oak:
==> flow/design.v (excerpt) <==
module ALU (
    input  logic clk,
    input  logic rst_n,
    input  logic [5:0] alu_op,
    input  logic word,
    input  logic [15:0] a,
    input  logic [15:0] b,
    input  logic cf_in,
    input  logic [4:0] shift_cnt,
    output logic [15:0] result
);
    logic [15:0] a_in, b_in;
    parameter ADD = 6'b000000;
    parameter SUB = 6'b000001;
    parameter CMP = 6'b000010;
    parameter INC = 6'b000011;
    parameter DEC = 6'b000100;
    parameter NEG = 6'b000101;
    parameter AND = 6'b000110;
    parameter OR = 6'b000111;
    parameter XOR = 6'b001000;
    parameter NOT = 6'b001001;
    parameter TEST = 6'b001010;
    parameter SHL = 6'b001011;
    parameter SHR = 6'b001100;
    parameter SAR = 6'b001101;
    parameter ROL = 6'b001110;
    parameter ROR = 6'b001111;
    parameter RCL = 6'b010000;
    parameter RCR = 6'b010001;
    parameter MUL = 6'b010010;
    parameter IMUL = 6'b010011;
    parameter DIV = 6'b010100;
    parameter IDIV = 6'b010101;
    always @(posedge clk or negedge rst_n) begin
        if (!rst_n) begin
            a_in <= 0;
            b_in <= 0;
        end else begin
            case(alu_op)
                ADD: begin
                    result <= a + b;
                end
                SUB: begin
                    result <= a - b;
                end
                CMP: begin
                    result <= a - b;
                end
                INC: begin
                    result <= a + 1;
                end
                DEC: begin
                    result <= a - 1;
                end
                NEG: begin
                    result <= 0 - a;
                end
                AND: begin
                    result <= a & b;
                end
                OR: begin
  ...
Settings: LEC_CHECK=0, CAP_MARGIN=20, CORE_MARGIN=2, CORE_UTILIZATION=40, SLEW_MARGIN=20; clock period 100.0 ns.
run.sh (not shown) runs the stock make flow with config.mk's settings and CLKGATE_MAP_FILE=.
oak: flow completed, timing, DRC and antenna clean
## Diff of input files: pine against oak
- CORE_UTILIZATION now 60, was 40
- CORE_ASPECT_RATIO now 1.96, previously not set
--- outcome ---
- In the flow results for oak and pine, the power per unit of standard cell area is smaller on oak.
- Sort oak and pine by critical path depth asc -> top: pine
- ~same logic area in oak and pine
- Summary of pine over oak: actual transition at the worst max-transition pin went up 0.27 ns, initial standard-cell utilization of the core went up 20 points, worst-case setup margin in the final layout went down 0.92 ns.

---

Setup of exp/pepper:
ALU again, from the RTL that the note above started with.
export LEC_CHECK = 0
export CAP_MARGIN = 20
export CORE_MARGIN = 2
export CORE_UTILIZATION = 50
export SLEW_MARGIN = 20
create_clock -name core_clock -period 52.8 [get_ports {clk}]
exp/pepper finished every step from synthesis to the final layout, and the layout passed the timing, design-rule and antenna checks.
Input changes introduced in exp/umber (baseline for comparison: exp/pepper):
Settings: CORE_UTILIZATION: 50 -> 58; TNS_END_PERCENT: unset -> 5; the clock period (ns, I/O delays scaled along): 52.8 -> 29.3.
==> comparison <==
Finished, but not clean: exp/umber, with negative setup slack.
As of exp/umber, buffer count excluding the clock tree in the final layout had risen by more than 100% compared to exp/pepper.
Comparing exp/umber with exp/pepper, the fraction of area in clock buffers and inverters came out essentially unchanged.
Re number of buffers inserted by post-CTS setup repair: exp/pepper was lower than exp/umber.
Measured against exp/pepper, the detailed route wirelength on metal3 of exp/umber comes out at 2.9 times the reference value.
Relative to exp/pepper, total routing resource utilization after global routing increased by 11 points in exp/umber.
Compared with exp/pepper, global placer's final weighted congestion in exp/umber increased by a little under 10%.
Delta (exp/umber minus exp/pepper): power density over the cells rose 63%, total vias in the final route rose 5759, worst setup slack fell 12.46 ns, sequential cell fraction of total power fell 0.6 points, portion of total power attributed to the clock network fell 0.3 points.
[inputs] exp/indigo vs exp/umber
Settings: CORE_UTILIZATION changed from 58 to 40; TNS_END_PERCENT removed (was 5); the clock period (ns, I/O delays scaled along) changed from 29.3 to 52.8.
Findings:
- exp/indigo was carried through to the last stage, and its layout satisfied the timing, design-rule and antenna checks.
- exp/indigo — count of inserted antenna diode cells 3 lower, exp/umber as reference
- Wire length on met2 of exp/indigo falls short of that of exp/umber by more than 10%.
- Power per cell area delta for exp/indigo relative to exp/umber: 17 nW/um^2 lower
- Density: exp/indigo sparser than exp/umber
- | wire length | exp/indigo vs exp/umber | 31% lower |
- Hold slack in exp/indigo is 4.73 ns above exp/umber.
- The total of endpoints with negative setup slack in the final report reported for exp/indigo is smaller than that of exp/umber by 2.
- Against exp/umber, leakage power in exp/indigo came out better.
- Going from exp/umber to exp/indigo, sequential share of layout area grows by 0.68 points.

---

Setup of harbor:
Starting RTL as in the previous note.
clock: 50.7 ns
lec_check: 0
abc_area: 1
cap_margin: 20
cell_pad_in_sites_global_placement: 2
core_aspect_ratio: 0.79
core_margin: 2
core_utilization: 36
cts_cluster_size: 23
gpl_routability_driven: 0
gpl_timing_driven: 0
hold_slack_margin: 0.28
max_routing_layer: met5
place_density_lb_addon: 0.01
slew_margin: 20
tns_end_percent: 45
harbor completed every stage of the flow, and the final layout passed the timing, design-rule and antenna checks.
The inputs of yarrow differ from those of harbor as listed below.
==> flow/config.mk <==
export PLATFORM = sky130hd
export DESIGN_NAME = ALU
export DESIGN_NICKNAME = ALU
export VERILOG_FILES = /design/flow/design.v
export SDC_FILE = /design/flow/constraint.sdc
export NUM_CORES = 4
export LEC_CHECK = 0
export ABC_AREA = 1
export CAP_MARGIN = 20
export CORE_MARGIN = 2
export CORE_UTILIZATION = 56
export CTS_CLUSTER_SIZE = 98
export SLEW_MARGIN = 20
==> flow/constraint.sdc <==
create_clock -name core_clock -period 30.4 [get_ports {clk}]
set_input_delay 6.0800 -clock core_clock [delete_from_list [all_inputs] [get_ports {clk}]]
set_output_delay 6.0800 -clock core_clock [all_outputs]
set_load 0.01 [all_outputs]
Results
- yarrow -> harbor: number of H-tree branching levels delta 0, exact match
- From harbor to yarrow, count of final max-slew check failures did not move at all.
- Required time at the endpoint of the critical path for yarrow: 20.33 ns down relative to harbor
- Internal power of the cells came out higher on yarrow than on harbor.
- Busiest metal layer after global routing: met1 -> harbor, met2 -> yarrow
- [yarrow] post-layout utilization of the core rose 28 points relative to harbor
What quartz does differently from yarrow at the input level:
-- flow/config.mk --
<<< yarrow, line 8
export ABC_AREA = 1
>>> quartz, line 8
<<< yarrow, line 11
export CORE_UTILIZATION = 56
export CTS_CLUSTER_SIZE = 98
>>> quartz, line 10
export CORE_UTILIZATION = 25
==> flow/constraint.sdc <==
create_clock -name core_clock -period 52.8 [get_ports {clk}]
set_input_delay 10.5600 -clock core_clock [delete_from_list [all_inputs] [get_ports {clk}]]
set_output_delay 10.5600 -clock core_clock [all_outputs]
set_load 0.01 [all_outputs]
- simple AND/OR/NAND/NOR gates as the combinational family with the most area after synthesis was reported by yarrow, and adder cells by quartz.
- Cmp quartz vs yarrow: sequential-cell power consumption lower in quartz
- Global-route wire length before repair: yarrow vs quartz, no meaningful difference
- Of the two values seen for startpoint of the worst setup timing path, b[5] was produced by quartz and a[8] by yarrow.
- The run showing the smaller area figure in the yosys stat output is quartz.
- Internal power summed over all cells (quartz vs. yarrow) decreases by more than a quarter

---

Starting RTL as in the previous note.
make LEC_CHECK=0 CAP_MARGIN=20 CORE_MARGIN=2 CORE_UTILIZATION=65 CTS_CLUSTER_DIAMETER=84 SLEW_MARGIN=20 TNS_END_PERCENT=5 finish   # period 30.6 ns
The baseline aborted during global routing (5_1_grt).
==> next run, changes <==
- CORE_UTILIZATION: 65 -> 57
- CTS_CLUSTER_DIAMETER: 84 -> not set
- TNS_END_PERCENT: 5 -> not set
- clock period: 30.6 -> 34.3 ns (I/O delays scaled with it)
With this change the flow ran to the end with no violations.
Area after synthesis stays the same.
Die size went up by about 14%.
Synthesized cell count does not change.
==> next run, changes <==
- CORE_UTILIZATION: 57 -> 68
- SETUP_SLACK_MARGIN: not set -> -2.0
- clock period: 34.3 -> 29.3 ns (I/O delays scaled with it)
Result:
- This time the run did not get past global routing (5_1_grt)
- area after synthesis is unchanged
- die size came out lower by about a fifth
- synthesized cell count is unchanged
==> next run, changes <==
- CORE_UTILIZATION: 68 -> 63
- SETUP_SLACK_MARGIN: -2.0 -> not set
- SLEW_MARGIN: 20 -> 30
- clock period: 29.3 -> 31.6 ns (I/O delays scaled with it)
=> The new run ran to the end with violations: negative setup slack; die size came out higher by 7.7%; area after synthesis stays the same; synthesized cell count is unchanged.
==> next run, changes <==
- SLEW_MARGIN: 30 -> 20
- TNS_END_PERCENT: not set -> 5
- clock period: 31.6 -> 29.3 ns (I/O delays scaled with it)
After rerunning:
- The changed run did not get past global routing (5_1_grt) on GRT-0232
- die area stays the same
- synthesized cell count is unchanged
- synthesized area is unchanged
==> next run, changes <==
- ABC_AREA: not set -> 1
- CORE_UTILIZATION: 63 -> 65
- clock period: 29.3 -> 56.3 ns (I/O delays scaled with it)
What happened: This time the run finished with timing, DRC and antenna clean. Die area drops by 1.8%. Synthesized cell count climbs by 18%. Area after synthesis rises by 1.2%.

---

Starting RTL as in the previous note.
Settings: LEC_CHECK=0, ABC_AREA=1, CAP_MARGIN=40, CELL_PAD_IN_SITES_DETAIL_PLACEMENT=2, CELL_PAD_IN_SITES_GLOBAL_PLACEMENT=1, CORE_ASPECT_RATIO=0.99, CORE_MARGIN=2, CORE_UTILIZATION=40, CTS_CLUSTER_DIAMETER=188, GPL_TIMING_DRIVEN=1, HOLD_SLACK_MARGIN=0.18, MAX_ROUTING_LAYER=met4, MIN_ROUTING_LAYER=met2, SETUP_SLACK_MARGIN=5.0, SLEW_MARGIN=20; clock period 31.5 ns.
The baseline stopped in clock tree synthesis with DPL-0033.
Edit:
CORE_ASPECT_RATIO = 0.57   (was 0.99)
CTS_CLUSTER_DIAMETER = 400   (was 188)
GPL_TIMING_DRIVEN = 0   (was 1)
Effect:
- The new run stopped in detailed placement with DPL-0033
- synthesized area does not change
- die size is about the same
- synthesized cell count is unchanged
Edit:
CAP_MARGIN = 20   (was 40)
CELL_PAD_IN_SITES_DETAIL_PLACEMENT = not set   (was 2)
CTS_CLUSTER_DIAMETER = not set   (was 400)
GPL_TIMING_DRIVEN = not set   (was 0)
HOLD_SLACK_MARGIN = not set   (was 0.18)
MIN_ROUTING_LAYER = not set   (was met2)
SETUP_SLACK_MARGIN = not set   (was 5.0)
After rerunning:
- With this change the flow finished clean
- synthesized cell count stays the same
- synthesized area stays the same
- die area is unchanged
Edit:
CELL_PAD_IN_SITES_DETAIL_PLACEMENT = 2   (was not set)
MIN_ROUTING_LAYER = met2   (was not set)
SETUP_SLACK_MARGIN = 5.0   (was not set)
What happened: This time the run aborted during clock tree synthesis (DPL-0033); area after synthesis is unchanged; die area does not change; synthesized cell count is unchanged.
Edit:
ABC_AREA = not set   (was 1)
CELL_PAD_IN_SITES_DETAIL_PLACEMENT = not set   (was 2)
MAX_ROUTING_LAYER = not set   (was met4)
MIN_ROUTING_LAYER = not set   (was met2)
SETUP_SLACK_MARGIN = not set   (was 5.0)
clock period = 100.0 ns   (was 31.5 ns; I/O delays follow)
Outcome: With this change the flow completed without violations; synthesized cell count shrinks by about 15%; die area shrinks by about 1.2%; area after synthesis shrinks by about 1.2%.
Power is estimated from default activity; no workload was simulated.
